==> flow/design.v <==
module gamma_mem (
    input logic [4:0] iter,
    output logic [15:0] gamma
);
    assign gamma =  (iter == 5'h0) ? 16'h8000 :
                    (iter == 5'h1) ? 16'h4b90 :
                    (iter == 5'h2) ? 16'h27ed :
                    (iter == 5'h3) ? 16'h1444 :
                    (iter == 5'h4) ? 16'h0a2c :
                    (iter == 5'h5) ? 16'h0517 :
                    (iter == 5'h6) ? 16'h028b :
                    (iter == 5'h7) ? 16'h0145 :
                    (iter == 5'h8) ? 16'h00a2 :
                    (iter == 5'h9) ? 16'h0051 :
                    (iter == 5'ha) ? 16'h0028 :
                    (iter == 5'hb) ? 16'h0014 :
                    (iter == 5'hc) ? 16'h000a :
                    (iter == 5'hd) ? 16'h0005 :
                    (iter == 5'he) ? 16'h0002 :
                    (iter == 5'hf) ? 16'h0001 : 
                                     16'h0000;
endmodule
module signed_lte (
    output logic out, 
    input logic [17:0] opA, 
    input logic [17:0] opB
    );
        assign out = opA[17] ? opB[17] ? opA <=  opB  
                                       : 1           
                             : opB[17] ? 0           
                                       : opA <= opB;  
endmodule
module cordic #(
    parameter D_WIDTH = 16,
    parameter Q_BITS  = 13
)(
    input  logic [15:0] theta,
    input  logic in_valid,
    output logic ready,
    output logic out_valid,
    output logic signed [15:0] sin,
    output logic signed [15:0] cos,
    input logic clk,
    input logic rstb
);
    localparam MAX_ITER = 16;
    reg [4:0] iter;
    reg [1:0] state;
    reg signed [17:0] theta_store;
    reg        [1 :0] domain;
    reg signed [17:0] theta_iter;
    reg signed [17:0] vec [1:0];
    wire [15:0] gamma_i;
    wire sigma;
    always @ (posedge clk or negedge rstb) begin
        if (!rstb) begin
            iter <= 0;
            state <= 0;
            vec[0] <= 18'hffff;
            vec[1] <= 18'h0;
            theta_store <= 18'h0;
            theta_iter  <= 18'h0;
            domain      <= 2'b00;
            ready <= 1;
            out_valid <= 0;
            sin <= 16'h0;
            cos <= 16'h0;
        end else begin
            case (state)
                0 : begin  
                        out_valid <= 0;
                        if (in_valid) begin
                            theta_store[15:0]   <=  (theta[15:14] == 2'b00) ? (theta << 2)             :
                                                    (theta[15:14] == 2'b01) ? (16'h7fff - theta) << 2  :
                                                    (theta[15:14] == 2'b10) ? (theta - 16'h7fff) << 2  :
                                                    (theta[15:14] == 2'b11) ? (16'hffff - theta) << 2  :
                                                    0;
                            domain              <= theta[15:14];
                            theta_store[17:16]  <= 0;
                            state               <= 1;
                            out_valid   <= 0;
                            ready       <= 0;
                            sin         <= 16'h0;
                            cos         <= 16'h0;
                        end
                    end
                1 : begin  
                    if (iter == MAX_ITER) begin
                        iter        <= 0;
                        theta_iter  <= 0;
                        cos     <=  (domain == 2'b00) || (domain == 2'b11)          ? 
                                    (vec[0] * 39797) >>> (17 + 15 - Q_BITS)         :
                                    ~((vec[0] * 39797) >>> (17 + 15 - Q_BITS)) + 1  ;
                        sin     <=  (domain == 2'b00) || (domain == 2'b01)          ? 
                                    (vec[1] * 39797) >>> (17 + 15 - Q_BITS)         :
                                    ~((vec[1] * 39797) >>> (17 + 15 - Q_BITS)) + 1  ;
                        vec[0]  <= 18'hffff;
                        vec[1]  <= 18'h0;
                        state       <= 0;
                        out_valid   <= 1;
                        ready       <= 1;
                    end else begin
                        iter        <=  iter + 1;
                        theta_iter  <=  (sigma)  ? 
                                            theta_iter + gamma_i    :
                                            theta_iter - gamma_i;
                        vec[0]      <=  (sigma)  ?
                                        vec[0] - ( (vec[1][17] ? ~(18'h3ffff >> iter) : 18'h0) | vec[1] >> iter)    :
                                        vec[0] + ( (vec[1][17] ? ~(18'h3ffff >> iter) : 18'h0) | vec[1] >> iter);
                        vec[1]      <=  (sigma)  ?
                                        vec[1] + ( (vec[0][17] ? ~(18'h3ffff >> iter) : 18'h0) | vec[0] >> iter)    :
                                        vec[1] - ( (vec[0][17] ? ~(18'h3ffff >> iter) : 18'h0) | vec[0] >> iter);
                    end
                end
                default : begin
                    iter <= 0;
                    state <= 0;
                    vec[0] <= 17'hffff;
                    vec[1] <= 17'h0;
                    theta_store <= 17'h0;
                    theta_iter  <= 17'h0;
                    ready <= 1;
                    out_valid <= 0;
                    sin <= 16'h0;
                    cos <= 16'h0;
                end
            endcase
        end
    end  
    gamma_mem gm0 (.iter(iter), .gamma(gamma_i));
    signed_lte slte0 (.out(sigma), .opA(theta_iter), .opB(theta_store));
endmodule
module mul #(
  parameter D_WIDTH = 19,
  parameter Q_BITS = 15
) (
  input logic clk,
  input logic signed [D_WIDTH-1:0] a, b,
  output logic signed [D_WIDTH-1:0] out
  );
logic signed [2*D_WIDTH-1:0] multiply;
assign multiply = a * b;
assign out = multiply >>> Q_BITS;
endmodule
module matmul_stage #(
  parameter D_WIDTH = 19,
  parameter Q_BITS = 15
) (
  input logic clk, rstb,
  input logic signed [D_WIDTH-1:0] a_in, b_in, c_in, d_in, e_in, f_in,
  input logic start,
  output logic signed [D_WIDTH-1:0] alpha, beta,
  output logic done
);
enum logic [2:0] {IDLE, MATH0, MATH1, MATH2, MATH3, MATH4, FINISH} state, next_state;
logic signed [D_WIDTH-1:0] a_pass, b_pass, out_pass;   
logic signed [D_WIDTH-1:0] a, a_c, b, b_c, c, c_c, d, d_c, e, e_c, f, f_c;   
logic signed [D_WIDTH-1:0] mult1, mult1_c, mult2, mult2_c;
logic signed [D_WIDTH-1:0] out1, out1_c, out2, out2_c;
mul #(
  .D_WIDTH(D_WIDTH),
  .Q_BITS(Q_BITS)
) mul_inst (
  .clk(clk),
  .a(a_pass),
  .b(b_pass),
  .out(out_pass)
);
always_ff @(posedge clk or negedge rstb) begin
  if (!rstb) begin
    a <= 0;
    b <= 0;
    c <= 0;
    d <= 0; 
    e <= 0;
    f <= 0;
    state <= IDLE;
    mult1 <= 0;
    mult2 <= 0;
    out1  <= 0;
    out2  <= 0;
  end else begin
    a <= a_c;
    b <= b_c;
    c <= c_c;
    d <= d_c;
    e <= e_c;
    f <= f_c;
    state <= next_state;
    mult1 <= mult1_c;
    mult2 <= mult2_c;
    out1  <= out1_c;
    out2  <= out2_c;
  end
end
always_comb begin
  a_c = a;
  b_c = b;
  c_c = c;
  d_c = d;
  e_c = e;
  f_c = f;
  next_state = state;
  mult1_c    = mult1;
  mult2_c    = mult2;
  out1_c     = out1;
  out2_c     = out2;
  a_pass = 0;
  b_pass = 0;
  alpha = 0;
  beta  = 0;
  done  = 0;
  case(state)
    IDLE: begin
      if(start) begin
        a_c = a_in;
        b_c = b_in;
        c_c = c_in;
        d_c = d_in;
        e_c = e_in;
        f_c = f_in;
        next_state = MATH0;
      end
    end
    MATH0: begin
      a_pass     = a;
      b_pass     = e;
      mult1_c    = out_pass;
      next_state = MATH1;
    end
    MATH1: begin
      a_pass     = b;
      b_pass     = f;
      mult2_c    = out_pass;
      next_state = MATH2;
    end
    MATH2: begin
      a_pass     = c;
      b_pass     = e;
      mult1_c    = out_pass;
      out1_c     = mult1 + mult2;
      next_state = MATH3;
    end
    MATH3: begin
      a_pass     = d;
      b_pass     = f;
      mult2_c    = out_pass;
      next_state = MATH4;
    end
    MATH4: begin
      out2_c     = mult1 + mult2;
      next_state = FINISH;
    end
    FINISH: begin
      alpha      = out1;
      beta       = out2;
      done       = 1;
      next_state = IDLE;
    end
  endcase;
end
endmodule
module matmul #(
  parameter D_WIDTH = 19,
  parameter Q_BITS = 15
) (
  input logic clk, rstb,
  input logic signed [D_WIDTH-1:0] a_in, b_in, sin_in, cos_in,
  input logic start,
  input logic [1:0] op_in,
  output logic signed [D_WIDTH-1:0] a_out, b_out,
  output logic done
);
localparam logic signed [D_WIDTH-1:0] one_div_sqrt_3 = 0.5773502692 * (2**Q_BITS);
localparam logic signed [D_WIDTH-1:0] two_div_sqrt_3 = 1.1547005384 * (2**Q_BITS);
localparam logic signed [D_WIDTH-1:0] neg_one_div_2 = -0.5 * (2**Q_BITS);
localparam logic signed [D_WIDTH-1:0] sqrt_3_div_2 = 0.8660254038 * (2**Q_BITS);
localparam logic signed [D_WIDTH-1:0] one_quantized = 1 * (2**Q_BITS);
logic signed [D_WIDTH-1:0] a_pass, b_pass, c_pass, d_pass, e_pass, f_pass;
logic signed [D_WIDTH-1:0] alpha_pass, beta_pass;
logic start_pass, done_pass;
logic signed [D_WIDTH-1:0] a, a_c, b, b_c, sin, sin_c, cos, cos_c;
logic [1:0] op, op_c;
enum logic [1:0] {IDLE, SET, WAIT} state, next_state;
matmul_stage #(
  .D_WIDTH(D_WIDTH),
  .Q_BITS(Q_BITS)
) matmul_stage_inst(
  .clk(clk),
  .rstb(rstb),
  .a_in(a_pass),
  .b_in(b_pass),
  .c_in(c_pass),
  .d_in(d_pass),
  .e_in(e_pass),
  .f_in(f_pass),
  .start(start_pass),
  .alpha(alpha_pass),
  .beta(beta_pass),
  .done(done_pass)
);
always_ff @(posedge clk or negedge rstb) begin
  if (!rstb) begin
    a     <= 0;
    b     <= 0;
    sin   <= 0;
    cos   <= 0;
    op    <= 0;
    state <= IDLE;
  end else begin
    a     <= a_c;
    b     <= b_c;
    sin   <= sin_c;
    cos   <= cos_c;
    op    <= op_c;
    state <= next_state;
  end
end
always_comb begin
  a_c   = a;
  b_c   = b;
  sin_c = sin;
  cos_c = cos;
  op_c  = op;
  next_state = state;
  start_pass = 0;
  a_pass = 0;
  b_pass = 0;
  c_pass = 0;
  d_pass = 0;
  e_pass = 0;
  f_pass = 0;
  done = 0;
  a_out = 0;
  b_out = 0;
  case(state)
    IDLE: begin
      if (start) begin
        a_c = a_in;
        b_c = b_in;
        sin_c = sin_in;
        cos_c = cos_in;
        op_c = op_in;
        next_state = SET;
      end
    end
    SET: begin
      start_pass = 1;
      next_state = WAIT;
      if(op[1]) begin  
        a_pass = cos;
        d_pass = cos;
        e_pass = a;
        f_pass = b;
        if(op[0]) begin  
          b_pass = -sin;
          c_pass = sin; 
        end else begin   
          b_pass = sin;
          c_pass = -sin;
        end
      end else begin   
        a_pass = one_quantized;
        b_pass = 0;
        e_pass = a;
        f_pass = b;
        if(op[0]) begin  
          c_pass = neg_one_div_2;
          d_pass = sqrt_3_div_2;
        end else begin  
          c_pass = one_div_sqrt_3;
          d_pass = two_div_sqrt_3;
        end
      end
    end
    WAIT: begin
      if (done_pass) begin
        a_out = alpha_pass;
        b_out = beta_pass;
        done  = 1;
        next_state = IDLE;
      end
    end
  endcase
end
endmodule
module mult #(
    parameter D_WIDTH = 16,
    parameter Q_BITS  = 13
) (
    input signed [D_WIDTH-1:0] a,
    input signed [D_WIDTH-1:0] b,
    output signed [D_WIDTH-1:0] out
);
    wire signed [2*D_WIDTH-1:0] out_full;
    assign out_full = a * b;
    assign out = out_full[D_WIDTH+Q_BITS-1 : Q_BITS];
endmodule
module pid #(
    parameter D_WIDTH = 16,
    parameter Q_BITS = 13
) (
    input logic                         clk,
    input logic                         rstb,
    input logic                         clear,
    input logic                         iterate_enable,
    input logic signed  [D_WIDTH-1:0]   kp,
    input logic signed  [D_WIDTH-1:0]   ki,
    input logic signed  [D_WIDTH-1:0]   target,
    input logic signed  [D_WIDTH-1:0]   measurement,
    output logic signed [D_WIDTH-1:0]   out,   
    output logic                        out_valid
);
    reg signed  [D_WIDTH-1:0]   mult_a, mult_b;
    wire signed [D_WIDTH-1:0]   mult_out;
    reg         [3:0]           state;
    reg signed  [D_WIDTH-1:0]   curr_error, prev_error;
    reg signed  [D_WIDTH-1:0]   curr_int,   prev_int;    
    always @ (posedge clk or negedge rstb) begin
        if (!rstb) begin
            state       <= 0;
            out         <= 0;
            out_valid   <= 0;
            curr_error  <= 0;
            curr_int    <= 0;
            prev_error  <= 0;
            prev_int    <= 0;
            mult_a      <= 0;
            mult_b      <= 0;
        end else if (clear) begin
            state       <= 0;
            out         <= 0;
            out_valid   <= 0;
            curr_error  <= 0;
            curr_int    <= 0;
            prev_error  <= 0;
            prev_int    <= 0;
            mult_a      <= 0;
            mult_b      <= 0;
        end else begin
            case (state)
                0 : begin  
                    out_valid <= 0;
                    if (iterate_enable) 
                        state <= 1;
                end
                1 : begin  
                    curr_error  <= target - measurement;  
                    mult_a      <= kp;
                    mult_b      <= target - measurement;
                    state <= 2;
                end
                2 : begin  
                    out         <= mult_out;  
                    curr_int    <= curr_error + prev_error;  
                    prev_error  <= curr_error;  
                    mult_a      <= ki;
                    mult_b      <= curr_error + prev_error;
                    state       <= 3;
                end
                3 : begin  
                    curr_int <= mult_out;  
                    state   <= 4;
                end
                4 : begin  
                    curr_int <= curr_int + prev_int;  
                    state   <= 5;
                end
                5 : begin  
                    prev_int    <= curr_int;  
                    out         <= out + curr_int;  
                    out_valid   <= 1;
                    state       <= 0;
                end
                default : begin  
                    state       <= 0;
                    out         <= 0;
                    out_valid   <= 0;
                    curr_error  <= 0;
                    curr_int    <= 0;
                    prev_error  <= 0;
                    prev_int    <= 0;
                    mult_a      <= 0;
                    mult_b      <= 0;
                end                
            endcase
        end
    end
    mult #(
        .D_WIDTH    (D_WIDTH),
        .Q_BITS     (Q_BITS)
    ) mult0 (
        .a      (mult_a),
        .b      (mult_b),
        .out    (mult_out)
    );
endmodule
module v_to_t #(
    parameter D_WIDTH = 16,
    parameter Q_BITS = 13
)(
    input logic [D_WIDTH - 1 : 0] v,
    input logic [D_WIDTH - 1 : 0] top,
    output logic [D_WIDTH - 1 : 0] t
);
    wire [    D_WIDTH - 1 : 0] diff;
    wire [2 * D_WIDTH - 1 : 0] t_long;
    assign diff = ({1'b0, {(D_WIDTH - 1){1'b1}}} - v);
    assign t_long = top * diff;
    assign t = t_long[2 * D_WIDTH - 1 : D_WIDTH];
endmodule
module svm #(
    parameter D_WIDTH = 16,
    parameter Q_BITS = 13
)(
    output logic pwmA, 
    output logic pwmB, 
    output logic pwmC, 
    output logic halt,
    input  logic [D_WIDTH - 1 : 0] vA, 
    input  logic [D_WIDTH - 1 : 0] vB, 
    input  logic [D_WIDTH - 1 : 0] vC, 
    input  logic [D_WIDTH - 1 : 0] periodTop,
    input  logic in_valid,
    output logic out_valid,
    input  logic clk, 
    input  logic rstb
);
    reg [2:0] state;
    reg [D_WIDTH - 1 : 0] counter;
    reg [D_WIDTH - 1 : 0] delta;
    reg rising, calc_ready;
    reg [D_WIDTH - 1 : 0] vA_store, vB_store, vC_store;
    reg [D_WIDTH - 1 : 0] tA, tB, tC;
    wire [D_WIDTH - 1 : 0] v_pass, t_pass;
    wire pwmA_c, pwmB_c, pwmC_c;
    assign v_pass = (state == 1) ? vA :
                    (state == 2) ? vB :
                    (state == 3) ? vC :
                    0;
    assign pwmA_c = calc_ready & (counter >= tA);
    assign pwmB_c = calc_ready & (counter >= tB);
    assign pwmC_c = calc_ready & (counter >= tC);
    assign halt = counter == 0;
    always @ (posedge clk or negedge rstb) begin
        if (!rstb) begin
            counter   <= 0;
            delta     <= 1;
            rising    <= 1;
            out_valid <= 0;
            state     <= 0;
            tA      <= 0;
            tB      <= 0;
            tC      <= 0;
            vA_store <= 0;
            vB_store <= 0;
            vC_store <= 0;
            pwmA    <= 0;
            pwmB    <= 0;
            pwmC    <= 0;
            calc_ready <= 0;
        end else begin
            case (state)
                0 : begin
                    out_valid <= 0;
                    if (in_valid) begin
                        state <= 1;
                        delta <= 1;
                        vA_store <= vA;
                        vB_store <= vB;
                        vC_store <= vC;
                    end
                end
                1 : begin
                    tA <= t_pass;
                    state <= 2;
                end
                2 : begin
                    tB <= t_pass;
                    state <= 3;
                end
                3 : begin
                    tC <= t_pass;
                    state <= 4;
                    calc_ready <= 1;
                end
                4 : begin
                    if (!rising & counter == 1) begin
                        counter     <= 0;
                        state       <= 0;
                        out_valid   <= 1;
                        calc_ready  <= 0;
                        pwmA    <= 0;
                        pwmB    <= 0;
                        pwmC    <= 0;
                    end
                    pwmA    <= pwmA_c;
                    pwmB    <= pwmB_c;
                    pwmC    <= pwmC_c;
                    counter <= counter + delta;
                    delta <=    rising ?    (counter == periodTop - 1)  ? ~delta + 1 : delta     
                                :
                                            (counter == 1)              ? ~delta + 1 : delta;    
                    rising <=   rising ?    (counter == periodTop - 1)  ? ~rising : rising     
                                :
                                            (counter == 1)              ? ~rising : rising;    
                end
                default : begin
                    counter   <= 0;
                    delta     <= 1;
                    rising    <= 1;
                    out_valid <= 0;
                    state     <= 0;
                    tA      <= 0;
                    tB      <= 0;
                    tC      <= 0;
                    vA_store <= 0;
                    vB_store <= 0;
                    vC_store <= 0;
                    pwmA    <= 0;
                    pwmB    <= 0;
                    pwmC    <= 0;
                    calc_ready <= 0;
                end
            endcase
        end
    end
    v_to_t #(
        .D_WIDTH (D_WIDTH)
    ) v2t0 (
        .v   (v_pass),
        .top (periodTop),
        .t   (t_pass)
    );
endmodule
module top #(
    parameter D_WIDTH = 16,
    parameter Q_BITS  = 13
)(
  input logic [D_WIDTH - 1 : 0] angle_in,
  input logic signed [D_WIDTH - 1 : 0] currA_in,
  input logic signed [D_WIDTH - 1 : 0] currB_in,
  input logic signed [D_WIDTH - 1 : 0] currC_in,
  input logic signed [D_WIDTH - 1 : 0] currT_in,
  input logic        [D_WIDTH - 1 : 0] periodTop,
  output logic pwmA_out,
  output logic pwmB_out,
  output logic pwmC_out,
  input logic signed [D_WIDTH - 1 : 0]  kpd, kpq,
  input logic signed [D_WIDTH - 1 : 0]  kid, kiq,
  input logic clear_pid,
  input  logic clk,
  input  logic rstb,
  input  logic valid,
  output logic ready
);
  reg [         15 : 0] angle_r;
  reg [D_WIDTH - 1 : 0] currA_r;
  reg [D_WIDTH - 1 : 0] currB_r;
  reg [D_WIDTH - 1 : 0] currC_r;
  reg [D_WIDTH - 1 : 0] currT_r;
  reg [         15 : 0] periodTop_r;
  reg [4:0]             state;
  reg  [D_WIDTH - 1 : 0] a_in_matmul;
  reg  [D_WIDTH - 1 : 0] b_in_matmul;
  reg  [1:0]             op_in_matmul;
  wire [D_WIDTH - 1 : 0] a_out_matmul;
  wire [D_WIDTH - 1 : 0] b_out_matmul;
  reg [D_WIDTH - 1 : 0] c_out_calc;
  reg [D_WIDTH - 1 : 0] park_d_r, park_q_r;
  reg [D_WIDTH - 1 : 0] va_r, vb_r;
  wire    cordic_out_valid;
  wire    matmul_out_valid;
  wire    pid_d_out_valid;
  wire    pid_q_out_valid;
  wire    svm_out_valid;
  reg     cordic_done;
  reg     clarke_done;
  reg     pid_d_done;
  reg     pid_q_done;
  wire    [         15 : 0] sin, cos;
  wire    [D_WIDTH - 1 : 0] pid_d_out, pid_q_out;
  reg     start_cordic;
  reg     start_matmul;
  reg     start_PID;
  reg     start_svm;
  always @(posedge clk or negedge rstb) begin
    if (!rstb) begin
      angle_r       <= 0;
      currA_r       <= 0;
      currB_r       <= 0;
      currC_r       <= 0;
      currT_r       <= 0;
      periodTop_r   <= 0;
      state         <= 0;
      ready         <= 1;
      start_cordic  <= 0;
      start_matmul  <= 0;
      start_PID     <= 0;
      start_svm     <= 0;
      clarke_done   <= 0;
      cordic_done   <= 0;
      pid_d_done    <= 0;
      pid_q_done    <= 0;
      a_in_matmul   <= 0;
      b_in_matmul   <= 0;
      op_in_matmul  <= 0;
      c_out_calc    <= 0;
      park_d_r      <= 0;
      park_q_r      <= 0;
      va_r          <= 0;
      vb_r          <= 0;
    end else begin
      case (state)
        0 : begin  
          if (valid) begin
            angle_r     <= angle_in;
            currA_r     <= currA_in;
            currB_r     <= currB_in;
            currC_r     <= currC_in;
            currT_r     <= currT_in;
            periodTop_r <= periodTop[15:0];
            state <= 1;
            ready <= 0;
            op_in_matmul  <= 0;
            a_in_matmul   <= currA_in;
            b_in_matmul   <= currB_in;
            start_cordic  <= 1;
            start_matmul  <= 1;
          end
        end
        1 : begin  
          start_cordic  <= 0;
          start_matmul  <= 0;
          if  ((clarke_done      && cordic_out_valid) || 
               (cordic_done      && matmul_out_valid) || 
               (matmul_out_valid && cordic_out_valid)) begin
            clarke_done <= 0;
            cordic_done <= 0;
            op_in_matmul  <= 2;
            a_in_matmul   <= a_out_matmul;
            b_in_matmul   <= b_out_matmul;
            start_matmul <= 1;
            state <= 2;
          end else begin
            clarke_done <= matmul_out_valid ? 1 : clarke_done;
            cordic_done <= cordic_out_valid ? 1 : cordic_done;
          end
        end
        2 : begin  
          start_matmul <= 0;
          if (matmul_out_valid) begin
            park_d_r  <= a_out_matmul;
            park_q_r  <= b_out_matmul;
            start_PID <= 1;
            state <= 3;
          end
        end
        3 : begin  
          start_PID <= 0;
          if (pid_d_out_valid) begin
            op_in_matmul  <= 3;
            a_in_matmul   <= pid_d_out;
            b_in_matmul   <= pid_q_out;
            start_matmul <= 1;
            state <= 4;
          end
        end
        4 : begin  
          start_matmul  <= 0;
          if (matmul_out_valid) begin
            op_in_matmul  <= 1;
            a_in_matmul   <= a_out_matmul;
            b_in_matmul   <= b_out_matmul;
            start_matmul <= 1;
            state <= 5;
          end
        end
        5 : begin  
          start_matmul  <= 0;
          if (matmul_out_valid) begin
            c_out_calc <= - a_out_matmul - b_out_matmul;
            va_r       <= a_out_matmul;
            vb_r       <= b_out_matmul;
            start_svm <= 1;
            state <= 6;
          end
        end
        6 : begin  
          start_svm <= 0;
          if (svm_out_valid) begin
            state <= 0;
            ready <= 1;
          end
        end
        default : begin  
          angle_r       <= 0;
          currA_r       <= 0;
          currB_r       <= 0;
          currC_r       <= 0;
          currT_r       <= 0;
          periodTop_r   <= 0;
          state         <= 0;
          ready         <= 1;
          start_cordic  <= 0;
          start_matmul  <= 0;
          start_PID     <= 0;
          start_svm     <= 0;
          clarke_done   <= 0;
          cordic_done   <= 0;
          a_in_matmul   <= 0;
          b_in_matmul   <= 0;
          op_in_matmul  <= 0;
          c_out_calc    <= 0;
        end
      endcase
    end
  end
    matmul #(
    .D_WIDTH  (D_WIDTH),
    .Q_BITS   (Q_BITS)
  ) matmul0 (
    .clk     (clk),
    .rstb    (rstb),
    .a_in    (a_in_matmul),
    .b_in    (b_in_matmul),
    .sin_in  (sin),
    .cos_in  (cos),
    .start   (start_matmul),
    .op_in   (op_in_matmul),
    .a_out   (a_out_matmul),
    .b_out   (b_out_matmul),
    .done    (matmul_out_valid)
  );
  svm #(
    .D_WIDTH    (D_WIDTH),
    .Q_BITS     (Q_BITS)
  ) svm0 (
    .pwmA       (pwmA_out), 
    .pwmB       (pwmB_out), 
    .pwmC       (pwmC_out), 
    .halt       (),
    .vA         (va_r), 
    .vB         (vb_r), 
    .vC         (c_out_calc), 
    .periodTop  (periodTop_r),
    .in_valid   (start_svm),
    .out_valid  (svm_out_valid),
    .clk        (clk), 
    .rstb       (rstb)
  );
  cordic #(
    .D_WIDTH  (D_WIDTH),
    .Q_BITS   (Q_BITS)
  ) cordic0 (
    .theta      (angle_r),
    .in_valid   (start_cordic),
    .ready      (),
    .out_valid  (cordic_out_valid),
    .sin        (sin),
    .cos        (cos),
    .clk        (clk),
    .rstb       (rstb)
  );
  pid #(
    .D_WIDTH    (D_WIDTH),
    .Q_BITS     (Q_BITS)
  ) pid_d (
    .clk            (clk),
    .rstb           (rstb),
    .clear          (clear_pid),
    .iterate_enable (start_PID),
    .kp             (kpd),
    .ki             (kid),
    .target         (16'b0),
    .measurement    (park_d_r),
    .out            (pid_d_out),
    .out_valid      (pid_d_out_valid)        
  );
  pid #(
    .D_WIDTH    (D_WIDTH),
    .Q_BITS     (Q_BITS)
  ) pid_q (
    .clk            (clk),
    .rstb           (rstb),
    .clear          (clear_pid),
    .iterate_enable (start_PID),
    .kp             (kpq),
    .ki             (kiq),
    .target         (currT_r),
    .measurement    (park_q_r),
    .out            (pid_q_out),
    .out_valid      (pid_q_out_valid)        
  );
endmodule
==> flow/run.sh <==
#!/bin/bash
# the make line also repeats each setting of config.mk as NAME=value (left out here)
make -C /OpenROAD-flow-scripts/flow DESIGN_CONFIG=/design/flow/config.mk WORK_HOME=/design/flow/orfs CLKGATE_MAP_FILE= finish
==> flow/config.mk <==
export PLATFORM = sky130hd
export DESIGN_NAME = top
export DESIGN_NICKNAME = top
export VERILOG_FILES = /design/flow/design.v
export SDC_FILE = /design/flow/constraint.sdc
export NUM_CORES = 4
export LEC_CHECK = 0
export CAP_MARGIN = 20
export CELL_PAD_IN_SITES_DETAIL_PLACEMENT = 1
export CORE_ASPECT_RATIO = 1.83
export CORE_MARGIN = 2
export CORE_UTILIZATION = 40
export CTS_CLUSTER_DIAMETER = 315
export GPL_ROUTABILITY_DRIVEN = 0
export GPL_TIMING_DRIVEN = 0
export MAX_ROUTING_LAYER = met4
export PLACE_DENSITY = 0.6
export SLEW_MARGIN = 20
==> flow/constraint.sdc <==
create_clock -name core_clock -period 10.4 [get_ports {clk}]
set_input_delay 2.0800 -clock core_clock [delete_from_list [all_inputs] [get_ports {clk}]]
set_output_delay 2.0800 -clock core_clock [all_outputs]
set_load 0.01 [all_outputs]
==> run notes, run 1 <==
• **synth top area cells** fa_1, dfrtp_1, ha_1
• **endpoint of the most critical register-to-register path** matmul0.matmul_stage_inst.mult1[15]
• **logic gate share of total power** 0.065
• **global-route usage over all layers** 0.2875
• **cell depth of the worst flop-to-flop path** 29
• **number of cells in Yosys stat** 10290
• **area growth from synthesis to layout** 9.345%
• **asr flop ratio synth** 1.000
• **routed length per instance** 24.22 um
• **post-route cell area** 0.1034 mm2
• **relative max-transition margin** 0.1645
• **count of buffers from port buffering** 151
• **Clock Tree Buf Depth** 3
• **most frequent CP cell** fa_1
• **instance count along the most critical hold path** 0
• **xor/xnor share of the synthesized area** 0.03982
• **group drawing the most power** clock
• **core region area** 0.2352 mm2
• **most instantiated flip-flop cell in the synthesis netlist** dfrtp_1
• **sw power** 1.887 mW
• **Achievable Freq** 0.09885 GHz
• **max-capacitance violation count** 0
• **CP endpoint kind** flop
• **antenna violations before repair** 14
• **worst setup skew after layout** 76.42 ps
• **max-slew violation count** 0
• **number of distinct library cells after synthesis** 90
• **classification of the worst setup path** reg -> reg
• **Cell Int Power** 5.411 mW
• **family with the most delay on the worst path** AND-OR/OR-AND gates
• **Cell Rows** 241
• **multiplexer area fraction after synthesis** 0.02744
• **Arrival @ worst endpoint** 10710 ps
• **core utilization before placement** 0.4021
• **Die Wd** 363.5 um
• **unrepaired setup endpoints after global routing** false
• **ratio of total power to cell area** 70.56 mW/mm2
• **slowest library cell on the worst path** a22oi_1
• **number of gates on the worst path with buffers counted** 29
• **Syn Std Cell Area** 0.09458 mm2
• **highest net fanout along the worst path** 10
• **antenna violation net count after detailed routing** 0
• **R2R Setup Slk** 280 ps
• **CP bufs+invs** 7
• **detailed-routing iteration count for the pre-antenna-repair pass** 8
• **DRC violations left** 0
• **post-synthesis share of cell area spent on full adders, half adders and majority gates** 0.3696
• **worst path required time** 10990 ps
• **Yosys chip area** 0.09458 mm2
• **leakage power summed over all cells** 50.66 nW
• **post-synthesis compound-gate area fraction** 0.1138
• **combinational-cell power consumption** 0.472 mW
• **clock input transition at the sequential cells of the worst setup and hold paths** 60 ps
• **area of placed instances** 0.1002 mm2
• **Sum Neg Setup Slack** 0 ps
• **Registers, synthesis** 846
• **Crit. Startpoint** matmul0.matmul_stage_inst.state[2]
• **worst skew pair latency** 740 ps
• **CTS-repair resized insts** 0
• **outcome** finished clean
• **reg2reg start** matmul0.matmul_stage_inst.state[2]
• **Initial DRC Count** 4362
• **library cell used as clock root buffer** clkbuf_16
• **largest stage delay on the critical path** 950 ps
• **capturing instance or port of the critical path** matmul0.matmul_stage_inst.mult1[15]
• **cell count after synthesis** 10290
• **synthesis warning total** 11
• **Peak supply drop** 0.0001181 V
• **overall die area** 0.2405 mm2
• **Min-Delay Path Class** reg -> reg
• **slew of the pin with the lowest slew margin** 1253 ps
• **buffer count from post-CTS setup fixing** 0
• **GRT Residual Overflow** 0
• **post-route clock period utilization** 0.9727
• **largest net degree at the start of global routing** 146
• **switch share** 0.2586
• **leading cell type by number of instances after synthesis** inv_1
• **clock group total power** 3.53 mW
• **number of vias in the routed layout** 77430
• **relative contribution of the clock network to total power** 0.484
• **top cells by count** inv_1, nand2_1, fa_1
• **I/O Pins** 168
• **category of the worst setup path launch point** flop
• **clock buffers created by TritonCTS** 91
• **half-perimeter wire length after placement** 272.0 mm
• **total setup violations reported at the end of the flow** 0
• **sequential power** 3.29 mW
• **sequential group share of total power** 0.451
• **minimum clock period** 10120 ps
• **Dominant comb cell** adder cells
• **number of global-route vias before repair** 90490
• **htree depth** 3
• **count of flip-flops with a built-in enable after synthesis** 0
• **Worst Hold Endpoint** matmul0.matmul_stage_inst.state[1]
• **# hold bufs at CTS** 0
• **number of hold violations in the final report** 0
• **worst hold path startpoint** matmul0.matmul_stage_inst.state[6]
• **Die Height** 661.8 um
• **Seq share, synth** 0.2242
• **Tool Warnings** 83
• **area share of the leading cell type in the synthesized netlist** 0.2515
• **routed via count divided by cell count** 5.665
• **wire length of the first global-routing pass** 514.1 mm
• **clock sinks** 846
• **simple-gate area share of the yosys netlist** 0.1388
• **sum of routed wire length over all layers** 331.0 mm
• **most area-hungry cell type in the Yosys netlist** fa_1
• **clock tree from TritonCTS** done
• **Post-Synthesis Net Count** 12530
• **Mean Syn Cell Area** 9.192 um2
• **total number of nets in the final design** 12790
[final cells by class]
type                       instances  area [um2]
antenna                           12       30.03
buffer                           440        1678
fill                           27410      131800
tap                             3037        3800
multi-input combinational       7274       65300
clock buffer                     119        2534
clock inverter                    48       610.6
sequential                       846       21200
timing repair buffer             165        1773
inverter                        1729        6490
[routing by layer]
metal / share of wire / track usage
met1: 0.32 / 0.2643
met2: 0.53 / 0.5262
met3: 0.045 / 0.03933
met4: 0.099 / 0.2333
met5: 0 / -
[stage by stage]
stage	worst slack, ps	utilization	hold slack, ps	cells	total power [mW]
after CTS	305.0	0.4394	373.2	13660	7.342
after detailed placement	270.7	0.4260	368.2	13490	3.823
after global placement	-32010	0.4247	356.5	13480	3.811
after global routing	34.34	0.4397	391.3	13670	7.501
after floorplan	3006	-	351.9	10290	3.566
final	284.1	0.4397	378.3	13670	7.297
==> run 2: changes to the inputs <==
- CELL_PAD_IN_SITES_DETAIL_PLACEMENT: 1 -> default
- CORE_ASPECT_RATIO: 1.83 -> default
- CORE_UTILIZATION: 40 -> 70
- CTS_CLUSTER_DIAMETER: 315 -> 43
- CTS_CLUSTER_SIZE: default -> 23
- GPL_ROUTABILITY_DRIVEN: 0 -> default
- GPL_TIMING_DRIVEN: 0 -> default
- HOLD_SLACK_MARGIN: default -> -0.1
- SETUP_SLACK_MARGIN: default -> 1.14
- clock period: 10.4 -> 8.64 ns (I/O delays scaled with it)
==> run 2 against run 1 <==
Via count is 4.8% lower. Power rose by 28%. Worst setup slack improved by 960 ps. Still clean. Flip-flop count unchanged.
==> run notes, run 2 <==
• **unrepaired setup endpoints after global routing** false
• **number of cells in Yosys stat** 10290, unchanged
• **half-perimeter wire length after placement** 195.8 mm, -28%
• **count of buffers from port buffering** 151, unchanged
• **post-synthesis share of cell area spent on full adders, half adders and majority gates** 0.3696, unchanged
• **post-route clock period utilization** 0.8556, -0.1171
• **antenna violations before repair** 0, -14
• **number of distinct library cells after synthesis** 90, unchanged
• **total number of nets in the final design** 12520, -2.1%
• **Peak supply drop** 0.0001710 V, +45%
• **clock sinks** 846, unchanged
• **Die Wd** 371.6 um, +2.2%
• **largest net degree at the start of global routing** 133, -8.9%
• **ratio of total power to cell area** 91.33 mW/mm2, +29%
• **Min-Delay Path Class** reg -> reg
• **detailed-routing iteration count for the pre-antenna-repair pass** 10, +2
• **total area of multi-input combinational cells** 0.06561 mm2, +0.47%
• **clock buffers created by TritonCTS** 110, +21%
• **logic gate share of total power** 0.061, -0.004
• **worst skew pair latency** 750 ps, about the same
• **synthesis warning total** 11, unchanged
• **Syn Std Cell Area** 0.09458 mm2, unchanged
• **multiplexer area fraction after synthesis** 0.02744, unchanged
• **sum of routed wire length over all layers** 255.6 mm, -23%
• **antenna violation net count after detailed routing** 0, unchanged
• **Cell Int Power** 6.855 mW, +27%
• **clock input transition at the sequential cells of the worst setup and hold paths** 70 ps, about the same
• **overall die area** 0.1381 mm2, -43%
• **family with the most delay on the worst path** adder cells
• **Sum Neg Setup Slack** 0 ps, unchanged
• **xor/xnor share of the synthesized area** 0.03982, unchanged
• **Crit. Startpoint** svm0.state[4]
• **Registers, synthesis** 846, unchanged
• **routed via count divided by cell count** 6.074, +7.2%
• **number of hold violations in the final report** 0, unchanged
• **routed length per instance** 21.06 um, -13%
• **group drawing the most power** clock
• **global-route usage over all layers** 0.3916, +0.1041
• **number of gates on the worst path with buffers counted** 28, -3.4%
• **area growth from synthesis to layout** 8.139%
• **sw power** 2.486 mW, +32%
• **CP bufs+invs** 6, -1
• **capturing instance or port of the critical path** svm0.tC[7]
• **most frequent CP cell** fa_1
• **cell depth of the worst flop-to-flop path** 28, -3.4%
• **max-slew violation count** 0, unchanged
• **reg2reg start** svm0.state[4]
• **clock tree from TritonCTS** done
• **core utilization before placement** 0.7069, +0.3048
• **sequential power** 3.97 mW, +21%
• **number of global-route vias before repair** 76810, -15%
• **total setup violations reported at the end of the flow** 0, unchanged
• **Dominant comb cell** adder cells
• **Diodes inserted** 0, -12
• **GRT Residual Overflow** 0, unchanged
• **library cell used as clock root buffer** clkbuf_16
• **Die Height** 371.6 um, -44%
• **simple-gate area share of the yosys netlist** 0.1388, unchanged
• **Arrival @ worst endpoint** 8010 ps, -2700 ps
• **instance count along the most critical hold path** 1, +1
• **DRC violations left** 0, unchanged
• **Seq share, synth** 0.2242, unchanged
• **most area-hungry cell type in the Yosys netlist** fa_1
• **top cells by count** inv_1, nand2_1, fa_1
• **# fillers** 9451, -66%
• **# placed instances** 11910, -12%
• **sequential standard cell area** 0.02126 mm2, +0.25%
• **worst path required time** 9260 ps, -1730 ps
• **Initial DRC Count** 6301, +44%
• **leading cell type by number of instances after synthesis** inv_1
• **endpoint of the most critical register-to-register path** svm0.tC[7]
• **Worst Hold Endpoint** matmul0.state[0]
• **cell count after synthesis** 10290, unchanged
• **non-filler instance count after layout** 12140, -11%
• **I/O Pins** 168, unchanged
• **wire length of the first global-routing pass** 411.1 mm, -20%
• **classification of the worst setup path** reg -> reg
• **Post-Synthesis Net Count** 12530, unchanged
• **max-capacitance violation count** 0, unchanged
• **highest net fanout along the worst path** 8, -2
• **largest stage delay on the critical path** 590 ps, -360 ps
• **relative contribution of the clock network to total power** 0.514, +0.030
• **worst setup skew after layout** 55.01 ps, -21.41 ps
• **post-synthesis compound-gate area fraction** 0.1138, unchanged
• **worst hold path startpoint** start_matmul
• **switch share** 0.2661, +0.007575
• **minimum clock period** 7393 ps, -2723 ps
• **synth top area cells** fa_1, dfrtp_1, ha_1
• **htree depth** 3, unchanged
• **slew of the pin with the lowest slew margin** 1179 ps, -74.68 ps
• **area share of the leading cell type in the synthesized netlist** 0.2515, unchanged
• **asr flop ratio synth** 1.000, unchanged
• **core region area** 0.1338 mm2, -43%
• **Clock Tree Buf Depth** 3, unchanged
• **Mean Syn Cell Area** 9.192 um2, unchanged
• **sequential group share of total power** 0.425, -0.026
• **clock group total power** 4.80 mW, +36%
• **CP endpoint kind** flop
• **RD Place Congestion** 0.9840
• **leakage power summed over all cells** 51.08 nW, +0.83%
• **category of the worst setup path launch point** flop
• **most instantiated flip-flop cell in the synthesis netlist** dfrtp_1
• **combinational-cell power consumption** 0.571 mW, +21%
• **R2R Setup Slk** 1250 ps, +960 ps
• **Cell Rows** 134, -44%
• **Yosys chip area** 0.09458 mm2, unchanged
• **Achievable Freq** 0.1353 GHz, +37%
• **relative max-transition margin** 0.2143, +0.04979
• **slowest library cell on the worst path** fa_1
• **count of flip-flops with a built-in enable after synthesis** 0, unchanged
• **number of vias in the routed layout** 73720, -4.8%
• **Tool Warnings** 69, -17%
• **outcome** finished clean
[run 2: final cells by class]
| type | instances | area share |
|---|---|---|
| well taps | 1768 | 0.02163 |
| clock buffers | 125 | 0.02837 |
| clock inverters | 82 | 0.009579 |
| inverters | 1729 | 0.06346 |
| flip-flops and latches | 846 | 0.2078 |
| multi-input cells | 7274 | 0.6415 |
| repair buffers | 312 | 0.02765 |
[run 2: metal layers]
metal,wire length [um],GRT usage,up-vias,part of all wire
li1,-,-,33170,-
met1,100400,0.4965,36960,0.39
met2,122500,0.6278,2906,0.48
met3,19280,0.05488,692,0.075
met4,13410,0.1804,0,0.052
met5,0,-,-,0
[run 2: metrics by stage]
step	area (um2)	hold WS, ps	utilization	total power, mW	setup WS (ps)
after floorplan	94580	351.9	-	4.292	1246
after global placement	97780	438.2	0.7308	4.568	798.5
after detailed placement	97830	455.5	0.7312	4.575	771.8
after CTS	101800	463.4	0.7611	9.345	1142
after global routing	102300	489.0	0.7644	9.613	1053
final	102300	469.9	0.7644	9.341	1247
[run 2: repair_timing]
item	CTS	global route
endpoints found under the setup margin	50	74
hold buffers	0	0
resized	23	95
pin swaps	1	12
cloned	0	1
buffers inserted	2	16
==> run 3: changes to the inputs <==
- CORE_UTILIZATION: 70 -> 72
- CTS_CLUSTER_DIAMETER: 43 -> default
- CTS_CLUSTER_SIZE: 23 -> default
- HOLD_SLACK_MARGIN: -0.1 -> default
- MAX_ROUTING_LAYER: met4 -> default
- PLACE_DENSITY: 0.6 -> default
- PLACE_DENSITY_LB_ADDON: default -> 0.1
- SETUP_SLACK_MARGIN: 1.14 -> default
- clock period: 8.64 -> 7.25 ns (I/O delays scaled with it)
==> run 3 against run 2 <==
Worst setup slack got worse by 1100 ps. Register-to-register slack lost 1100 ps. Flip-flop count is the same. Critical path type unchanged. Largest power group unchanged.
==> run notes, run 3 <==
• **worst hold path startpoint** matmul0.a[7]
• **Seq share, synth** 0.2242, unchanged
• **Die Height** 366.4 um, -1.4%
• **leading cell type by number of instances after synthesis** inv_1
• **relative max-transition margin** 0.2635, +0.04918
• **htree depth** 3, unchanged
• **Achievable Freq** 0.1399 GHz, +3.5%
• **leakage power summed over all cells** 52.13 nW, +2.1%
• **clock tree from TritonCTS** done
• **Yosys chip area** 0.09458 mm2, unchanged
• **Tool Warnings** 76, +10%
• **logic gate share of total power** 0.070, +0.009
• **synth top area cells** fa_1, dfrtp_1, ha_1
• **global-route usage over all layers** 0.4009, +0.009287
• **Post-Synthesis Net Count** 12530, unchanged
• **cell depth of the worst flop-to-flop path** 29, +3.6%
• **worst skew pair latency** 740 ps, about the same
• **area share of the leading cell type in the synthesized netlist** 0.2515, unchanged
• **sequential group share of total power** 0.436, +0.011
• **non-filler instance count after layout** 12310, +1.4%
• **Dominant comb cell** adder cells
• **antenna violation net count after detailed routing** 0, unchanged
• **CP bufs+invs** 8, +2
• **worst path required time** 7850 ps, -1410 ps
• **DRC violations left** 0, unchanged
• **Arrival @ worst endpoint** 7750 ps, -260 ps
• **simple-gate area share of the yosys netlist** 0.1388, unchanged
• **clock sinks** 846, unchanged
• **sequential power** 4.73 mW, +19%
• **count of buffers from port buffering** 151, unchanged
• **Peak supply drop** 0.0001656 V, -3.2%
• **clock input transition at the sequential cells of the worst setup and hold paths** 60 ps, about the same
• **reg2reg start** svm0.state[4]
• **wire length of the first global-routing pass** 424.6 mm, +3.3%
• **largest stage delay on the critical path** 550 ps, -40 ps
• **GRT Residual Overflow** 0, unchanged
• **R2R Setup Slk** 100 ps, -1140 ps
• **minimum clock period** 7145 ps, -247.1 ps
• **Cell Int Power** 8.139 mW, +19%
• **sum of routed wire length over all layers** 263.4 mm, +3.0%
• **group drawing the most power** clock
• **clock buffers created by TritonCTS** 98, -11%
• **Min-Delay Path Class** reg -> reg
• **most area-hungry cell type in the Yosys netlist** fa_1
• **Layout Utilization** 0.7991, +0.03467
• **number of hold violations in the final report** 0, unchanged
• **overall die area** 0.1343 mm2, -2.7%
• **core utilization before placement** 0.7276, +0.02074
• **family with the most delay on the worst path** adder cells
• **max-capacitance violation count** 0, unchanged
• **post-route clock period utilization** 0.9856, +0.1300
• **asr flop ratio synth** 1.000, unchanged
• **switch share** 0.2491, -0.01701
• **slowest library cell on the worst path** fa_1
• **category of the worst setup path launch point** flop
• **I/O Pins** 168, unchanged
• **cell count after synthesis** 10290, unchanged
• **classification of the worst setup path** reg -> reg
• **number of distinct library cells after synthesis** 90, unchanged
• **largest net degree at the start of global routing** 184, +38%
• **Clock Tree Buf Depth** 3, unchanged
• **top cells by count** inv_1, nand2_1, fa_1
• **post-synthesis share of cell area spent on full adders, half adders and majority gates** 0.3696, unchanged
• **clock group total power** 5.35 mW, +11%
• **number of gates on the worst path with buffers counted** 29, +3.6%
• **endpoint of the most critical register-to-register path** svm0.tA[14]
• **worst setup skew after layout** 69.72 ps, +14.71 ps
• **Die Wd** 366.4 um, -1.4%
• **slew of the pin with the lowest slew margin** 1101 ps, -77.84 ps
• **post-synthesis compound-gate area fraction** 0.1138, unchanged
• **antenna violations before repair** 12, +12
• **number of cells in Yosys stat** 10290, unchanged
• **Syn Std Cell Area** 0.09458 mm2, unchanged
• **Mean Syn Cell Area** 9.192 um2, unchanged
• **total number of nets in the final design** 12730, +1.7%
• **Cell Rows** 132, -1.5%
• **number of vias in the routed layout** 75750, +2.8%
• **half-perimeter wire length after placement** 207.1 mm, +5.8%
• **combinational-cell power consumption** 0.761 mW, +33%
• **sw power** 2.700 mW, +8.6%
• **# placed instances** 12100, +1.6%
• **count of flip-flops with a built-in enable after synthesis** 0, unchanged
• **area growth from synthesis to layout** 9.821%
• **CP endpoint kind** flop
• **routed via count divided by cell count** 6.154, +1.3%
• **Initial DRC Count** 7334, +16%
• **core region area** 0.1300 mm2, -2.8%
• **Registers, synthesis** 846, unchanged
• **detailed-routing iteration count for the pre-antenna-repair pass** 9, -1
• **most frequent CP cell** fa_1
• **ratio of total power to cell area** 104.4 mW/mm2, +14%
• **routed length per instance** 21.40 um, +1.6%
• **Crit. Startpoint** svm0.state[4]
• **sum of internal, switching and leakage power** 10.84 mW, +16%
• **relative contribution of the clock network to total power** 0.494, -0.020
• **Worst Hold Endpoint** matmul0.matmul_stage_inst.e[7]
• **highest net fanout along the worst path** 7, -1
• **xor/xnor share of the synthesized area** 0.03982, unchanged
• **total setup violations reported at the end of the flow** 0, unchanged
• **RD Place Congestion** 0.9695, -1.5%
• **library cell used as clock root buffer** clkbuf_16
• **multiplexer area fraction after synthesis** 0.02744, unchanged
• **synthesis warning total** 11, unchanged
• **number of global-route vias before repair** 79050, +2.9%
• **capturing instance or port of the critical path** svm0.tA[14]
• **outcome** finished clean
• **unrepaired setup endpoints after global routing** true
• **max-slew violation count** 0, unchanged
• **instance count along the most critical hold path** 2, +1
• **most instantiated flip-flop cell in the synthesis netlist** dfrtp_1
run 3: cell type report:
type,instances,area (um2)
antenna,2,5.005
tap,1742,2180
multi-input combinational,7274,65780
clock buffer,141,2794
inverter,1729,6490
fill,8639,26110
sequential,846,21250
timing repair buffer,532,4677
clock inverter,43,686.9
run 3: per-layer routing:
| layer | vias up | global-route usage | wire (um) |
|---|---|---|---|
| met5 | - | 0 | 95 |
| met4 | 14 | 0.1943 | 14900 |
| met3 | 877 | 0.07965 | 24730 |
| met2 | 3472 | 0.6537 | 124500 |
| met1 | 37820 | 0.5164 | 99200 |
| li1 | 33560 | - | - |
run 3: what timing repair did:
action	in CTS	in global routing
pin swaps	3	44
gates cloned	0	2
gates resized	11	140
hold buffers	0	0
buffers inserted	0	18
endpoints found under the setup margin	29	73
run 3: through the flow:
step                area (um2)  worst slack [ps]  TNS, ps  hold WS, ps
floorplan                94600             3.789        0        351.9
global placement         99640            -221.2    -2521        438.7
detailed placement       99640            -195.8    -2649        454.2
CTS                     103200             13.21        0        467.1
global route            103900            -204.4    -2438        492.0
finish                  103900             104.5        0        463.1
==> run 4: changes to the inputs <==
- CELL_PAD_IN_SITES_DETAIL_PLACEMENT: default -> 1
- CORE_ASPECT_RATIO: default -> 1.83
- CORE_UTILIZATION: 72 -> 40
- CTS_CLUSTER_DIAMETER: default -> 90
- GPL_ROUTABILITY_DRIVEN: default -> 0
- MAX_ROUTING_LAYER: default -> met4
- PLACE_DENSITY: default -> 0.6
- PLACE_DENSITY_LB_ADDON: 0.1 -> default
- clock period: 7.25 -> 10.0 ns (I/O delays scaled with it)
==> run 4 against run 3 <==
Sequential power fell by 27%. Highest routed layer is now met4. Combinational power down 39%. Count of clock-buffer cells in the layout fell by 21. Critical endpoint is now matmul0.matmul_stage_inst.mult1[15]. Area after synthesis unchanged. Critical path type unchanged. Clock power is 29% lower. Wire length up 12%.
==> run notes, run 4 <==
• **Cell Rows** 241, +83%
• **htree depth** 3, unchanged
• **Crit. Startpoint** matmul0.matmul_stage_inst.state[1]
• **number of gates on the worst path with buffers counted** 30, +3.4%
• **Syn Std Cell Area** 0.09458 mm2, unchanged
• **leading cell type by number of instances after synthesis** inv_1
• **half-perimeter wire length after placement** 236.8 mm, +14%
• **sequential group share of total power** 0.446, +0.010
• **core utilization before placement** 0.4021, -0.3255
• **core region area** 0.2352 mm2, +81%
• **combinational-cell power consumption** 0.467 mW, -39%
• **antenna violation net count after detailed routing** 0, unchanged
• **clock tree from TritonCTS** done
• **logic gate share of total power** 0.061, -0.009
• **GRT Residual Overflow** 0, unchanged
• **relative contribution of the clock network to total power** 0.493, about the same
• **CP endpoint kind** flop
• **Worst Hold Endpoint** matmul0.cos[4]
• **detailed-routing iteration count for the pre-antenna-repair pass** 7, -2
• **number of distinct library cells after synthesis** 90, unchanged
• **clock sinks** 846, unchanged
• **count of flip-flops with a built-in enable after synthesis** 0, unchanged
• **endpoint of the most critical register-to-register path** matmul0.matmul_stage_inst.mult1[15]
• **minimum clock period** 8462 ps, +1316 ps
• **post-synthesis share of cell area spent on full adders, half adders and majority gates** 0.3696, unchanged
• **number of hold violations in the final report** 0, unchanged
• **cell depth of the worst flop-to-flop path** 30, +3.4%
• **Registers, synthesis** 846, unchanged
• **buffer count from post-CTS setup fixing** 0, unchanged
• **CTS-repair resized insts** 0, -11
• **top cells by count** inv_1, nand2_1, fa_1
• **area share of the leading cell type in the synthesized netlist** 0.2515, unchanged
• **clock group total power** 3.79 mW, -29%
• **unrepaired setup endpoints after global routing** false
• **overall die area** 0.2405 mm2, +79%
• **Post-Synthesis Net Count** 12530, unchanged
• **Initial DRC Count** 3591, -51%
• **Die Height** 661.8 um, +81%
• **Cell Int Power** 5.752 mW, -29%
• **Sum Neg Setup Slack** 0 ps, unchanged
• **post-synthesis compound-gate area fraction** 0.1138, unchanged
• **number of cells in Yosys stat** 10290, unchanged
• **Min-Delay Path Class** reg -> reg
• **most instantiated flip-flop cell in the synthesis netlist** dfrtp_1
• **DRC violations left** 0, unchanged
• **synth top area cells** fa_1, dfrtp_1, ha_1
• **classification of the worst setup path** reg -> reg
• **ratio of total power to cell area** 74.75 mW/mm2, -28%
• **Clock Tree Buf Depth** 3, unchanged
• **library cell used as clock root buffer** clkbuf_16
• **worst skew pair latency** 740 ps, about the same
• **max-capacitance violation count** 0, unchanged
• **category of the worst setup path launch point** flop
• **Achievable Freq** 0.1182 GHz, -16%
• **xor/xnor share of the synthesized area** 0.03982, unchanged
• **cell count after synthesis** 10290, unchanged
• **simple-gate area share of the yosys netlist** 0.1388, unchanged
• **capturing instance or port of the critical path** matmul0.matmul_stage_inst.mult1[15]
• **Peak supply drop** 0.0001300 V, -21%
• **family with the most delay on the worst path** adder cells
• **group drawing the most power** clock
• **most area-hungry cell type in the Yosys netlist** fa_1
• **sum of routed wire length over all layers** 295.3 mm, +12%
• **# fillers** 27050, +210%
• **sequential standard cell area** 0.02121 mm2, -0.20%
• **R2R Setup Slk** 1540 ps, +1430 ps
• **wire length of the first global-routing pass** 470.7 mm, +11%
• **Dominant comb cell** adder cells
• **relative max-transition margin** 0.2167, -0.04680
• **total area of multi-input combinational cells** 0.06532 mm2, -0.71%
• **clock buffers created by TritonCTS** 92, -6.1%
• **most frequent CP cell** fa_1
• **worst path required time** 10620 ps, +2770 ps
• **area growth from synthesis to layout** 8.624%
• **synthesis warning total** 11, unchanged
• **clock input transition at the sequential cells of the worst setup and hold paths** 70 ps, about the same
• **reg2reg start** matmul0.matmul_stage_inst.state[1]
• **global-route usage over all layers** 0.2565, -0.1443
• **count of buffers from port buffering** 151, unchanged
• **total number of nets in the final design** 12470, -2.0%
• **routed length per instance** 22.10 um, +3.3%
• **sw power** 1.928 mW, -29%
• **Yosys chip area** 0.09458 mm2, unchanged
• **largest net degree at the start of global routing** 165, -10%
• **number of global-route vias before repair** 86490, +9.4%
• **CP bufs+invs** 8, unchanged
• **switch share** 0.2510, +0.001870
• **sequential power** 3.43 mW, -27%
• **worst setup skew after layout** 47.28 ps, -22.44 ps
• **Mean Syn Cell Area** 9.192 um2, unchanged
• **largest stage delay on the critical path** 560 ps, about the same
• **I/O Pins** 168, unchanged
• **total setup violations reported at the end of the flow** 0, unchanged
• **Seq share, synth** 0.2242, unchanged
• **leakage power summed over all cells** 50.67 nW, -2.8%
• **asr flop ratio synth** 1.000, unchanged
• **sum of internal, switching and leakage power** 7.680 mW, -29%
• **number of vias in the routed layout** 74340, -1.9%
• **slew of the pin with the lowest slew margin** 1175 ps, +74.27 ps
• **multiplexer area fraction after synthesis** 0.02744, unchanged
• **instance count along the most critical hold path** 2, unchanged
• **routed via count divided by cell count** 5.565, -9.6%
• **antenna violations before repair** 20, +8
• **highest net fanout along the worst path** 28, +21
• **outcome** finished clean
• **Arrival @ worst endpoint** 9080 ps, +1330 ps
• **worst hold path startpoint** cordic0.cos[4]
• **post-route clock period utilization** 0.8462, -0.1394
• **max-slew violation count** 0, unchanged
• **Tool Warnings** 75, -1.3%
• **slowest library cell on the worst path** fa_1
• **Die Wd** 363.5 um, -0.81%
• **# hold bufs at CTS** 0, unchanged
run 4: stage by stage:
step | cells | util | area, um2 | setup WS [ps] | hold WS, ps
2_1_floorplan | 10290 | - | 94580 | 2606 | 351.9
5_1_grt | 13360 | 0.4368 | 102700 | 1105 | 483.2
4_1_cts | 13340 | 0.4365 | 102700 | 1563 | 452.6
6_report | 13360 | 0.4368 | 102700 | 1538 | 451.7
3_5_place_dp | 13170 | 0.4224 | 99360 | 1617 | 466.4
3_3_place_gp | 13170 | 0.4223 | 99310 | 1707 | 451.1
run 4: routing by layer:
metal / up-vias / track usage / routed length (um)
met2: 1831 / 0.4780 / 161300
li1: 33040 / - / -
met1: 38500 / 0.2473 / 100900
met4: 0 / 0.1674 / 21920
met3: 973 / 0.03114 / 11170
met5: - / - / 0
run 4: area by class of cell:
cell class / count / area share
Tap cell: 3037 / 0.03699
Multi-Input combinational cell: 7274 / 0.6358
Antenna cell: 21 / 0.0005115
Clock buffer: 120 / 0.02510
Clock inverter: 50 / 0.007125
Inverter: 1729 / 0.06317
Timing Repair Buffer: 281 / 0.02487
Sequential cell: 846 / 0.2064
==> run 5: changes to the inputs <==
- CELL_PAD_IN_SITES_DETAIL_PLACEMENT: 1 -> default
- CORE_ASPECT_RATIO: 1.83 -> default
- CORE_MARGIN: 2 -> 7
- CORE_UTILIZATION: 40 -> 44
- CTS_CLUSTER_DIAMETER: 90 -> default
- CTS_CLUSTER_SIZE: default -> 70
- GPL_ROUTABILITY_DRIVEN: 0 -> default
- MAX_ROUTING_LAYER: met4 -> met5
- MIN_ROUTING_LAYER: default -> met2
- PLACE_DENSITY: 0.6 -> 0.39
- SETUP_SLACK_MARGIN: default -> 1.3
- clock period: 10.0 -> 5.75 ns (I/O delays scaled with it)
==> run 5 against run 4 <==
Now fails the layout checks on setup timing. Critical path type unchanged. Non-clock buffer count is 1227 higher. Sequential share of layout area is 2.6 points lower. Flip-flop count stayed put.
==> run notes, run 5 <==
• **Die Wd** 477.6 um, +31%
• **relative contribution of the clock network to total power** 0.520, +0.027
• **clock tree from TritonCTS** done
• **ratio of total power to cell area** 123.5 mW/mm2, +65%
• **CP bufs+invs** 8, unchanged
• **I/O Pins** 168, unchanged
• **area share of the leading cell type in the synthesized netlist** 0.2515, unchanged
• **core utilization before placement** 0.4416, +0.03944
• **relative max-transition margin** 0.1928, -0.02385
• **switch share** 0.2598, +0.008848
• **worst path required time** 6440 ps, -4180 ps
• **largest net degree at the start of global routing** 129, -22%
• **htree depth** 3, unchanged
• **most frequent CP cell** fa_1
• **classification of the worst setup path** reg -> reg
• **Initial DRC Count** 13590, +280%
• **worst setup skew after layout** 95.85 ps, +48.57 ps
• **max-slew violation count** 0, unchanged
• **GRT Residual Overflow** 0, unchanged
• **routed length per instance** 20.90 um, -5.5%
• **overall die area** 0.2281 mm2, -5.2%
• **number of vias in the routed layout** 104900, +41%
• **number of cells in Yosys stat** 10290, unchanged
• **asr flop ratio synth** 1.000, unchanged
• **reg2reg start** svm0.state[4]
• **max-capacitance violation count** 0, unchanged
• **xor/xnor share of the synthesized area** 0.03982, unchanged
• **most area-hungry cell type in the Yosys netlist** fa_1
• **synthesis warning total** 11, unchanged
• **Cell Int Power** 10.80 mW, +88%
• **most instantiated flip-flop cell in the synthesis netlist** dfrtp_1
• **largest stage delay on the critical path** 560 ps, about the same
• **total setup violations reported at the end of the flow** 168, +168
• **highest net fanout along the worst path** 6, -79%
• **library cell used as clock root buffer** clkbuf_16
• **core region area** 0.2142 mm2, -8.9%
• **capturing instance or port of the critical path** svm0.tA[15]
• **antenna violation net count after detailed routing** 0, unchanged
• **antenna violations before repair** 1, -95%
• **detailed-routing iteration count for the pre-antenna-repair pass** 44, +37
• **Yosys chip area** 0.09458 mm2, unchanged
• **half-perimeter wire length after placement** 228.8 mm, -3.4%
• **clock input transition at the sequential cells of the worst setup and hold paths** 60 ps, about the same
• **Crit. Startpoint** svm0.state[4]
• **sw power** 3.791 mW, +97%
• **DRC violations left** 0, unchanged
• **category of the worst setup path launch point** flop
• **outcome** finished with violations
• **clock buffers created by TritonCTS** 104, +13%
• **post-route clock period utilization** 1.259, +0.4125
• **Arrival @ worst endpoint** 7920 ps, -1160 ps
• **routed via count divided by cell count** 7.289, +31%
• **number of global-route vias before repair** 122500, +42%
• **Tool Warnings** 77, +2.7%
• **# fillers** 19550, -28%
• **cell count after synthesis** 10290, unchanged
• **causes of the layout check failure** setup timing
• **Post-Synthesis Net Count** 12530, unchanged
• **Clock Tree Buf Depth** 3, unchanged
• **Mean Syn Cell Area** 9.192 um2, unchanged
• **clock sinks** 846, unchanged
• **minimum clock period** 7237 ps, -1224 ps
• **sequential group share of total power** 0.408, -0.038
• **cell depth of the worst flop-to-flop path** 30, unchanged
• **area growth from synthesis to layout** 24.90%
• **Peak supply drop** 0.0002726 V, +110%
• **R2R Setup Slk** -1490 ps, -3030 ps
• **multiplexer area fraction after synthesis** 0.02744, unchanged
• **number of hold violations in the final report** 0, unchanged
• **family with the most delay on the worst path** adder cells
• **RD Place Congestion** 0.9376
• **logic gate share of total power** 0.072, +0.011
• **number of gates on the worst path with buffers counted** 30, unchanged
• **sequential power** 5.96 mW, +74%
• **count of buffers from port buffering** 151, unchanged
• **clock group total power** 7.59 mW, +100%
• **endpoint of the most critical register-to-register path** svm0.tA[15]
• **slew of the pin with the lowest slew margin** 1211 ps, +35.77 ps
• **unrepaired setup endpoints after global routing** true
• **number of distinct library cells after synthesis** 90, unchanged
• **slowest library cell on the worst path** fa_1
• **post-synthesis compound-gate area fraction** 0.1138, unchanged
• **group drawing the most power** clock
• **leakage power summed over all cells** 58.27 nW, +15%
• **synth top area cells** fa_1, dfrtp_1, ha_1
• **simple-gate area share of the yosys netlist** 0.1388, unchanged
• **post-route cell area** 0.1181 mm2, +15%
• **Die Height** 477.6 um, -28%
• **Cell Rows** 170, -29%
• **Syn Std Cell Area** 0.09458 mm2, unchanged
• **Registers, synthesis** 846, unchanged
• **count of flip-flops with a built-in enable after synthesis** 0, unchanged
• **Seq share, synth** 0.2242, unchanged
• **combinational-cell power consumption** 1.05 mW, +120%
• **top cells by count** inv_1, nand2_1, fa_1
• **global-route usage over all layers** 0.3862, +0.1297
• **area of placed instances** 0.1079 mm2, +8.6%
• **Dominant comb cell** adder cells
• **worst skew pair latency** 820 ps, +80 ps
• **Min-Delay Path Class** in -> async
• **post-synthesis share of cell area spent on full adders, half adders and majority gates** 0.3696, unchanged
• **Worst Setup Slack post-DPL** -1735 ps, -3352 ps
• **CP endpoint kind** flop
• **leading cell type by number of instances after synthesis** inv_1
• **# hold bufs at CTS** 0, unchanged
• **wire length of the first global-routing pass** 468.1 mm, -0.56%
• **total number of nets in the final design** 13710, +9.9%
• **Achievable Freq** 0.1382 GHz, +17%
• **sum of routed wire length over all layers** 300.9 mm, +1.9%
• **final setup slack of the worst path** -1487 ps, -3026 ps
-- run 5: layer usage --
layer,track usage,part of all wire,vias to the layer above
li1,-,-,35330
met1,-,0,38950
met2,0.4518,0.50,28400
met3,0.5505,0.42,2168
met4,0.04883,0.066,99
met5,0.1191,0.010,-
-- run 5: stage by stage --
| stage | util | TNS [ps] | hold WS, ps | power, mW | cells |
|---|---|---|---|---|---|
| after floorplan | - | -47750 | 368.5 | 6.484 | 10290 |
| after global placement | 0.5037 | -130660 | 448.5 | 7.004 | 13910 |
| after CTS | 0.5422 | -114060 | 369.0 | 14.57 | 14310 |
| final | 0.5515 | -131850 | 432.6 | 14.59 | 14400 |
| after global routing | 0.5514 | -169180 | 416.5 | 15.01 | 14390 |
| after detailed placement | 0.5037 | -137690 | 450.7 | 7.002 | 13910 |
-- run 5: repair_timing --
action                     4_1_cts  5_1_grt
setup endpoints to repair      208      211
pin swaps                      363      275
gates resized                  656      329
gates cloned                     6        2
setup buffers                  199       80
-- run 5: layout make-up --
| type | count | area [um2] | share of cell area |
|---|---|---|---|
| clock inverter | 63 | 1005 | 0.008505 |
| timing repair buffer | 1508 | 13400 | 0.1134 |
| antenna | 7 | 17.52 | 0.0001483 |
| inverter | 1729 | 6502 | 0.05505 |
| sequential | 846 | 21280 | 0.1801 |
| clock buffer | 132 | 2808 | 0.02377 |
| multi-input combinational | 7275 | 69570 | 0.5889 |
| tap | 2838 | 3551 | 0.03006 |
==> run 6: changes to the inputs <==
- CORE_MARGIN: 7 -> 2
- CORE_UTILIZATION: 44 -> 72
- CTS_CLUSTER_DIAMETER: default -> 50
- CTS_CLUSTER_SIZE: 70 -> default
- MAX_ROUTING_LAYER: met5 -> default
- MIN_ROUTING_LAYER: met2 -> default
- PLACE_DENSITY: 0.39 -> 0.35
- SETUP_SLACK_MARGIN: 1.3 -> 1.97
- clock period: 5.75 -> 7.25 ns (I/O delays scaled with it)
==> run 6 against run 5 <==
The run now finishes clean. Critical endpoint is now svm0.tB[15]. Final cell count fell by 14%. Final area fell by 8.3%. Via count fell by 27%.
==> run notes, run 6 <==
• **Die Height** 366.4 um, -23%
• **multiplexer area fraction after synthesis** 0.02744, unchanged
• **Achievable Freq** 0.1406 GHz, +1.8%
• **most area-hungry cell type in the Yosys netlist** fa_1
• **routed via count divided by cell count** 6.192, -15%
• **core utilization before placement** 0.7276, +0.2861
• **clock buffers created by TritonCTS** 107, +2.9%
• **worst path required time** 7890 ps, +1450 ps
• **largest stage delay on the critical path** 550 ps, about the same
• **area growth from synthesis to layout** 14.57%
• **xor/xnor share of the synthesized area** 0.03982, unchanged
• **slew of the pin with the lowest slew margin** 1177 ps, -33.76 ps
• **Min-Delay Path Class** reg -> reg
• **minimum clock period** 7112 ps, -125.2 ps
• **number of hold violations in the final report** 0, unchanged
• **highest net fanout along the worst path** 7, +1
• **asr flop ratio synth** 1.000, unchanged
• **R2R Setup Slk** 140 ps, +1630 ps
• **synth top area cells** fa_1, dfrtp_1, ha_1
• **Die Wd** 366.4 um, -23%
• **library cell used as clock root buffer** clkbuf_16
• **slowest library cell on the worst path** fa_1
• **Peak supply drop** 0.0002338 V, -14%
• **number of vias in the routed layout** 77020, -27%
• **max-capacitance violation count** 0, unchanged
• **classification of the worst setup path** reg -> reg
• **outcome** finished clean
• **global-route usage over all layers** 0.3973, +0.01100
• **CP endpoint kind** flop
• **Arrival @ worst endpoint** 7750 ps, -170 ps
• **antenna violation net count after detailed routing** 0, unchanged
• **number of global-route vias before repair** 80570, -34%
• **family with the most delay on the worst path** adder cells
• **Layout Utilization** 0.8337, +0.2822
• **detailed-routing iteration count for the pre-antenna-repair pass** 9, -80%
• **ratio of total power to cell area** 105.2 mW/mm2, -15%
• **most frequent CP cell** fa_1
• **# fillers** 7559, -61%
• **cell count after synthesis** 10290, unchanged
• **post-route cell area** 0.1084 mm2, -8.3%
• **leading cell type by number of instances after synthesis** inv_1
• **core region area** 0.1300 mm2, -39%
• **worst skew pair latency** 790 ps, -30 ps
• **group drawing the most power** clock
• **leakage power summed over all cells** 53.40 nW, -8.4%
• **clock group total power** 5.88 mW, -23%
• **total number of nets in the final design** 12850, -6.3%
• **worst setup skew after layout** 77.37 ps, -18.48 ps
• **antenna violations before repair** 2, +1
• **relative max-transition margin** 0.2124, +0.01961
• **most instantiated flip-flop cell in the synthesis netlist** dfrtp_1
• **relative contribution of the clock network to total power** 0.516, -0.004
• **CP bufs+invs** 10, +2
• **sw power** 2.894 mW, -24%
• **Seq share, synth** 0.2242, unchanged
• **post-route clock period utilization** 0.9810, -0.2777
• **number of gates on the worst path with buffers counted** 32, +6.7%
• **max-slew violation count** 0, unchanged
• **synthesis warning total** 11, unchanged
• **Initial DRC Count** 7763, -43%
• **number of distinct library cells after synthesis** 90, unchanged
• **routed length per instance** 21.66 um, +3.6%
• **Yosys chip area** 0.09458 mm2, unchanged
• **capturing instance or port of the critical path** svm0.tB[15]
• **Cell Rows** 132, -22%
• **Syn Std Cell Area** 0.09458 mm2, unchanged
• **non-filler instance count after layout** 12440, -14%
• **Clock Tree Buf Depth** 3, unchanged
• **wire length of the first global-routing pass** 425.0 mm, -9.2%
• **RD Place Congestion** 0.9618, +2.6%
• **reg2reg start** svm0.state[4]
run 6: area by class of cell:
type	instances	area (um2)	share of cell area
Antenna cell	1	2.502	0.00002309
Clock buffer	134	2950	0.02723
Clock inverter	65	1005	0.009272
Inverter	1729	6511	0.06009
Multi-Input combinational cell	7276	68380	0.6310
Sequential cell	846	21400	0.1975
Tap cell	1742	2180	0.02011
Timing Repair Buffer	646	5932	0.05474
run 6: timing repair:
action | in CTS | in global routing
pin swaps | 163 | 170
gates cloned | 6 | 0
setup buffers | 205 | 92
setup endpoints to repair | 202 | 212
gates resized | 339 | 310
run 6: through the flow:
step                      setup WS (ps)  power, mW
after floorplan                   336.9      5.143
after global placement            88.11      5.460
after detailed placement         -53.30      5.472
after CTS                         223.4      11.35
after global routing             -174.9      11.70
final                             137.8      11.40
run 6: per-layer routing:
| metal | up-vias | GRT usage | wire length, um |
|---|---|---|---|
| li1 | 33840 | - | - |
| met3 | 1062 | 0.07410 | 22980 |
| met2 | 3914 | 0.6627 | 130800 |
| met5 | - | 0 | 0 |
| met1 | 38210 | 0.4985 | 98790 |
| met4 | 0 | 0.2000 | 16810 |
Power and IR drop assume default switching activity.
